==> v25: inputs <==
==> flow/design.v (excerpt) <==
module Attention_top #(
    parameter INPUT_WIDTH = 8,
    parameter NUM_CODE_WIDTH = 5,
    parameter MATRIX_SIZE = 3,
    parameter ADDR_WIDTH = $clog2(MATRIX_SIZE**2<<2),
    parameter OUTPUT_WIDTH = $clog2(MATRIX_SIZE*(2**INPUT_WIDTH))-1
)(
    input clk,
    input reset_n,
    input start,
    input softmax_req,DATA_write_EN,
    input  [INPUT_WIDTH*MATRIX_SIZE-1:0] Q_INPUT,
    input [INPUT_WIDTH*MATRIX_SIZE-1:0] MATRIX_INPUT,
    output reg [MATRIX_SIZE*OUTPUT_WIDTH-1:0] Output_RESULT,
    input output_req
);
Settings: LEC_CHECK=0, ABC_AREA=1, CAP_MARGIN=20, CORE_ASPECT_RATIO=1.39, CORE_MARGIN=2, CORE_UTILIZATION=72, CTS_CLUSTER_DIAMETER=397, CTS_CLUSTER_SIZE=98, PLACE_DENSITY=0.4, SETUP_SLACK_MARGIN=0.29, SLEW_MARGIN=20; clock period 2.48 ns.
run.sh (not shown) runs the stock make flow with config.mk's settings and CLKGATE_MAP_FILE=.
==> inputs of v1, as changes to v25 <==
- ABC_AREA: 1 -> not set
- CORE_ASPECT_RATIO: 1.39 -> not set
- CORE_UTILIZATION: 72 -> 65
- CTS_CLUSTER_DIAMETER: 397 -> not set
- CTS_CLUSTER_SIZE: 98 -> not set
- PLACE_DENSITY: 0.4 -> not set
- SETUP_SLACK_MARGIN: 0.29 -> 0.87
==> flow/constraint.sdc (replaced) <==
create_clock -name core_clock -period 3.43 [get_ports {clk}]
set_input_delay 0.6860 -clock core_clock [delete_from_list [all_inputs] [get_ports {clk}]]
set_output_delay 0.6860 -clock core_clock [all_outputs]
set_load 0.01 [all_outputs]
==> summary of the runs <==
- v1 completed without violations. v25 never finished: it broke off in 5_1_grt with GRT-0232.
- Between v25 and v1, the lower synthesized cell count is in v1 (gap about 24%, measured against v1).
- Against v25, the die size of v1 is larger by 10%.
- Against v1, the synthesized area of v25 is higher by 0.23%.


==> delta: inputs <==
Attention_top again, from the RTL that the note above started with.
// Attention_top
module Attention_top #(
    parameter INPUT_WIDTH = 8,
    parameter NUM_CODE_WIDTH = 5,
    parameter MATRIX_SIZE = 3,
    parameter ADDR_WIDTH = $clog2(MATRIX_SIZE**2<<2),
    parameter OUTPUT_WIDTH = $clog2(MATRIX_SIZE*(2**INPUT_WIDTH))-1
)(
    input clk,
    input reset_n,
    input start,
    input softmax_req,DATA_write_EN,
    input  [INPUT_WIDTH*MATRIX_SIZE-1:0] Q_INPUT,
    input [INPUT_WIDTH*MATRIX_SIZE-1:0] MATRIX_INPUT,
    output reg [MATRIX_SIZE*OUTPUT_WIDTH-1:0] Output_RESULT,
    input output_req
);
clock: 3.47 ns
lec_check: 0
cap_margin: 20
cell_pad_in_sites_detail_placement: 0
core_aspect_ratio: 1.51
core_margin: 2
core_utilization: 54
cts_cluster_size: 61
gpl_routability_driven: 0
gpl_timing_driven: 0
hold_slack_margin: 0.26
max_routing_layer: met4
setup_slack_margin: 0.2
slew_margin: 20
==> inputs of zinc, as changes to delta <==
==> flow/config.mk (replaced) <==
export PLATFORM = sky130hd
export DESIGN_NAME = Attention_top
export DESIGN_NICKNAME = Attention_top
export VERILOG_FILES = /design/flow/design.v
export SDC_FILE = /design/flow/constraint.sdc
export NUM_CORES = 4
export LEC_CHECK = 0
export ABC_AREA = 1
export CAP_MARGIN = 20
export CORE_ASPECT_RATIO = 0.5
export CORE_MARGIN = 2
export CORE_UTILIZATION = 72
export CTS_CLUSTER_DIAMETER = 397
export CTS_CLUSTER_SIZE = 98
export PLACE_DENSITY = 0.4
export SETUP_SLACK_MARGIN = 0.55
export SLEW_MARGIN = 20
==> flow/constraint.sdc (replaced) <==
create_clock -name core_clock -period 2.53 [get_ports {clk}]
set_input_delay 0.5060 -clock core_clock [delete_from_list [all_inputs] [get_ports {clk}]]
set_output_delay 0.5060 -clock core_clock [all_outputs]
set_load 0.01 [all_outputs]
==> impl_metrics.tcl <==
# metrics dict for downstream scripts
set metrics [dict create \
    grt_first_pass_wirelength_um 256800 \
    slowest_stage "a221oi_4" \
    nFillCells 8534 \
    status "no timing/DRC/antenna violations" \
    powerSeq_uw 26300 \
]
The numbers above come from delta.

==> impl_metrics.tcl <==
# implementation run metrics
set metrics [dict create \
    firstError "[ERROR GRT-0228] Horizontal edge usage exceeds the maximum allowed. (5, 0) usage=65535 limit=3200" \
    async_flop_share_pct 100.0 \
    stop_stage "global routing (5_1_grt)" \
    top_area_cell "dfrtp_1" \
    status "stopped before the end" \
]
The numbers above come from zinc.



==> branch umber <==
Attention_top again, from the RTL that the note above started with.
export LEC_CHECK = 0
export ABC_AREA = 1
export CAP_MARGIN = 20
export CELL_PAD_IN_SITES_DETAIL_PLACEMENT = 2
export CELL_PAD_IN_SITES_GLOBAL_PLACEMENT = 2
export CORE_ASPECT_RATIO = 0.91
export CORE_MARGIN = 6
export CORE_UTILIZATION = 40
export CTS_CLUSTER_DIAMETER = 110
export MAX_ROUTING_LAYER = met4
export MIN_ROUTING_LAYER = met1
export SETUP_SLACK_MARGIN = 0.64
export SLEW_MARGIN = 5
export TNS_END_PERCENT = 10
create_clock -name core_clock -period 2.81 [get_ports {clk}]
==> inputs of branch sierra, as changes to branch umber <==
CAP_MARGIN = 0   (was 20)
CELL_PAD_IN_SITES_DETAIL_PLACEMENT = unset   (was 2)
CELL_PAD_IN_SITES_GLOBAL_PLACEMENT = unset   (was 2)
CORE_ASPECT_RATIO = 0.5   (was 0.91)
CORE_MARGIN = 2   (was 6)
CORE_UTILIZATION = 72   (was 40)
CTS_CLUSTER_DIAMETER = 375   (was 110)
CTS_CLUSTER_SIZE = 96   (was unset)
MAX_ROUTING_LAYER = unset   (was met4)
MIN_ROUTING_LAYER = unset   (was met1)
SETUP_SLACK_MARGIN = 0.51   (was 0.64)
SLEW_MARGIN = 20   (was 5)
==> flow/constraint.sdc (replaced) <==
create_clock -name core_clock -period 2.3 [get_ports {clk}]
set_input_delay 0.4600 -clock core_clock [delete_from_list [all_inputs] [get_ports {clk}]]
set_output_delay 0.4600 -clock core_clock [all_outputs]
set_load 0.01 [all_outputs]
==> inputs of branch willow, as changes to branch umber <==
ABC_AREA = unset   (was 1)
CELL_PAD_IN_SITES_DETAIL_PLACEMENT = 1   (was 2)
CELL_PAD_IN_SITES_GLOBAL_PLACEMENT = unset   (was 2)
CORE_ASPECT_RATIO = 1.51   (was 0.91)
CORE_MARGIN = 2   (was 6)
CORE_UTILIZATION = 54   (was 40)
CTS_CLUSTER_DIAMETER = unset   (was 110)
GPL_TIMING_DRIVEN = 0   (was unset)
MIN_ROUTING_LAYER = unset   (was met1)
SETUP_SLACK_MARGIN = unset   (was 0.64)
SLEW_MARGIN = 20   (was 5)
TNS_END_PERCENT = unset   (was 10)
==> flow/constraint.sdc (replaced) <==
create_clock -name core_clock -period 3.47 [get_ports {clk}]
set_input_delay 0.6940 -clock core_clock [delete_from_list [all_inputs] [get_ports {clk}]]
set_output_delay 0.6940 -clock core_clock [all_outputs]
set_load 0.01 [all_outputs]
==> inputs of branch garnet, as changes to branch umber <==
ABC_AREA = unset   (was 1)
CELL_PAD_IN_SITES_DETAIL_PLACEMENT = unset   (was 2)
CELL_PAD_IN_SITES_GLOBAL_PLACEMENT = unset   (was 2)
CORE_ASPECT_RATIO = unset   (was 0.91)
CORE_MARGIN = 2   (was 6)
CTS_CLUSTER_DIAMETER = unset   (was 110)
MAX_ROUTING_LAYER = unset   (was met4)
MIN_ROUTING_LAYER = unset   (was met1)
SETUP_SLACK_MARGIN = unset   (was 0.64)
SLEW_MARGIN = 20   (was 5)
TNS_END_PERCENT = unset   (was 10)
==> flow/constraint.sdc (replaced) <==
create_clock -name core_clock -period 7.29 [get_ports {clk}]
set_input_delay 1.4580 -clock core_clock [delete_from_list [all_inputs] [get_ports {clk}]]
set_output_delay 1.4580 -clock core_clock [all_outputs]
set_load 0.01 [all_outputs]
==> results <==
- Die area, highest first: branch umber, branch garnet, branch willow, branch sierra.
- The lowest worst hold slack belongs to branch willow, the highest to branch umber.
- Of branch garnet and branch umber, branch umber has the higher synthesized cell count (gap 19%, measured against branch umber).
- In sequential cell count, branch umber and branch willow do not differ.
- Against branch umber, the clock-buffer cell count of branch willow is lower by 48.
- Against branch umber, the core utilization of branch garnet is lower by 5.7 points.
- Branch umber finished but failed the layout checks on setup timing. Branch willow finished but failed the layout checks on setup timing. Branch sierra aborted during global routing (5_1_grt) (ODB-0269). Branch garnet finished clean.
- Sequential power: branch umber is larger than branch garnet (150%).
- Combinational power: branch garnet < branch willow < branch umber.
==> figures <==
item	branch sierra	branch umber	branch willow	branch garnet
Status	stopped before the end	complete, but fails checks	complete, but fails checks	no timing/DRC/antenna violations
Failing step	global routing (5_1_grt)	-	-	-
Violated checks	-	setup timing	setup timing	-
Internal cell power	-	0.0510 W	0.0400 W	0.0187 W
Total inserted antenna cells	-	3	16	3
Group with the largest share of power	-	combinational cells	combinational cells	sequential cells
Sequential element share of the synthesized area	0.530	0.530	0.532	0.532
Worst slack at placement	-672 ps	-271 ps	-1070 ps	2490 ps
Reg-to-Reg End	-	-	output_buffer_inst.QK_RESULT_READ[25]	output_buffer_inst.QK_RESULT_READ[15]
Signal buf overhead	-	0.0844	0.0406	0.0205
Top-area cell type share of the netlist area	0.530	0.530	0.532	0.532
Core Util at FP	0.730	0.403	0.545	0.404
Clock slew seen by the registers of the worst setup and hold paths	-	70 ps	60 ps	60 ps
Total cells reported by yosys after synthesis	6478	6478	5229	5229
Via/cell ratio	-	5.49	6.31	5.46
Total of endpoints with negative setup slack in the final report	-	52	1	0
Min cycle time layout	-	3090 ps	3530 ps	4650 ps
Detailed Place HPWL	129 mm	148 mm	137 mm	96.6 mm
Number of well taps	-	1890	1415	1903
Startpoint type of the worst setup path	-	flop	flop	flop


==> inputs of v34 <==
Starting RTL as in the previous note.
make LEC_CHECK=0 CAP_MARGIN=20 CORE_MARGIN=2 CORE_UTILIZATION=51 CTS_CLUSTER_DIAMETER=32 CTS_CLUSTER_SIZE=35 MAX_ROUTING_LAYER=met5 MIN_ROUTING_LAYER=met1 PLACE_DENSITY_LB_ADDON=0.06 SETUP_SLACK_MARGIN=-0.23 SLEW_MARGIN=20 TNS_END_PERCENT=60 finish   # period 3.48 ns
==> v12 (differences from v34) <==
- ABC_AREA: not set -> 1
- CELL_PAD_IN_SITES_GLOBAL_PLACEMENT: not set -> 2
- CORE_UTILIZATION: 51 -> 40
- CTS_CLUSTER_DIAMETER: 32 -> 199
- CTS_CLUSTER_SIZE: 35 -> not set
- MAX_ROUTING_LAYER: met5 -> met4
- MIN_ROUTING_LAYER: met1 -> not set
- PLACE_DENSITY_LB_ADDON: 0.06 -> not set
- SETUP_SLACK_MARGIN: -0.23 -> not set
- SLEW_MARGIN: 20 -> 5
- TNS_END_PERCENT: 60 -> not set
==> flow/constraint.sdc (replaced) <==
create_clock -name core_clock -period 2.81 [get_ports {clk}]
set_input_delay 0.5620 -clock core_clock [delete_from_list [all_inputs] [get_ports {clk}]]
set_output_delay 0.5620 -clock core_clock [all_outputs]
set_load 0.01 [all_outputs]
==> git commit body <==
Update PnR metrics after Yosys + OpenROAD run

- Result of the run: finished with violations
- Layout violations: setup timing
- Worst Setup Slack, final: -0.112 ns
* Met3 Use GR: 0.0304
* Total wire length after detailed routing: 169000 um
* Total negative setup slack: -1.45 ns
* Setup-violating endpoint count in the final report: 26
- The floorplan has 139 rows.
(the above is from v12)
==> git commit body <==
Update PnR metrics after Yosys + OpenROAD run

- Met3 Use GR: 0.0391
- Result of the run: finished with violations
- The violated checks flagged are setup timing.
* Worst Setup Slack, final: -0.0146 ns
- In the final report, the number of endpoints failing setup comes to 1.
* Total wire length after detailed routing: 145000 um
(the above is from v34)
Power and IR drop assume default switching activity.
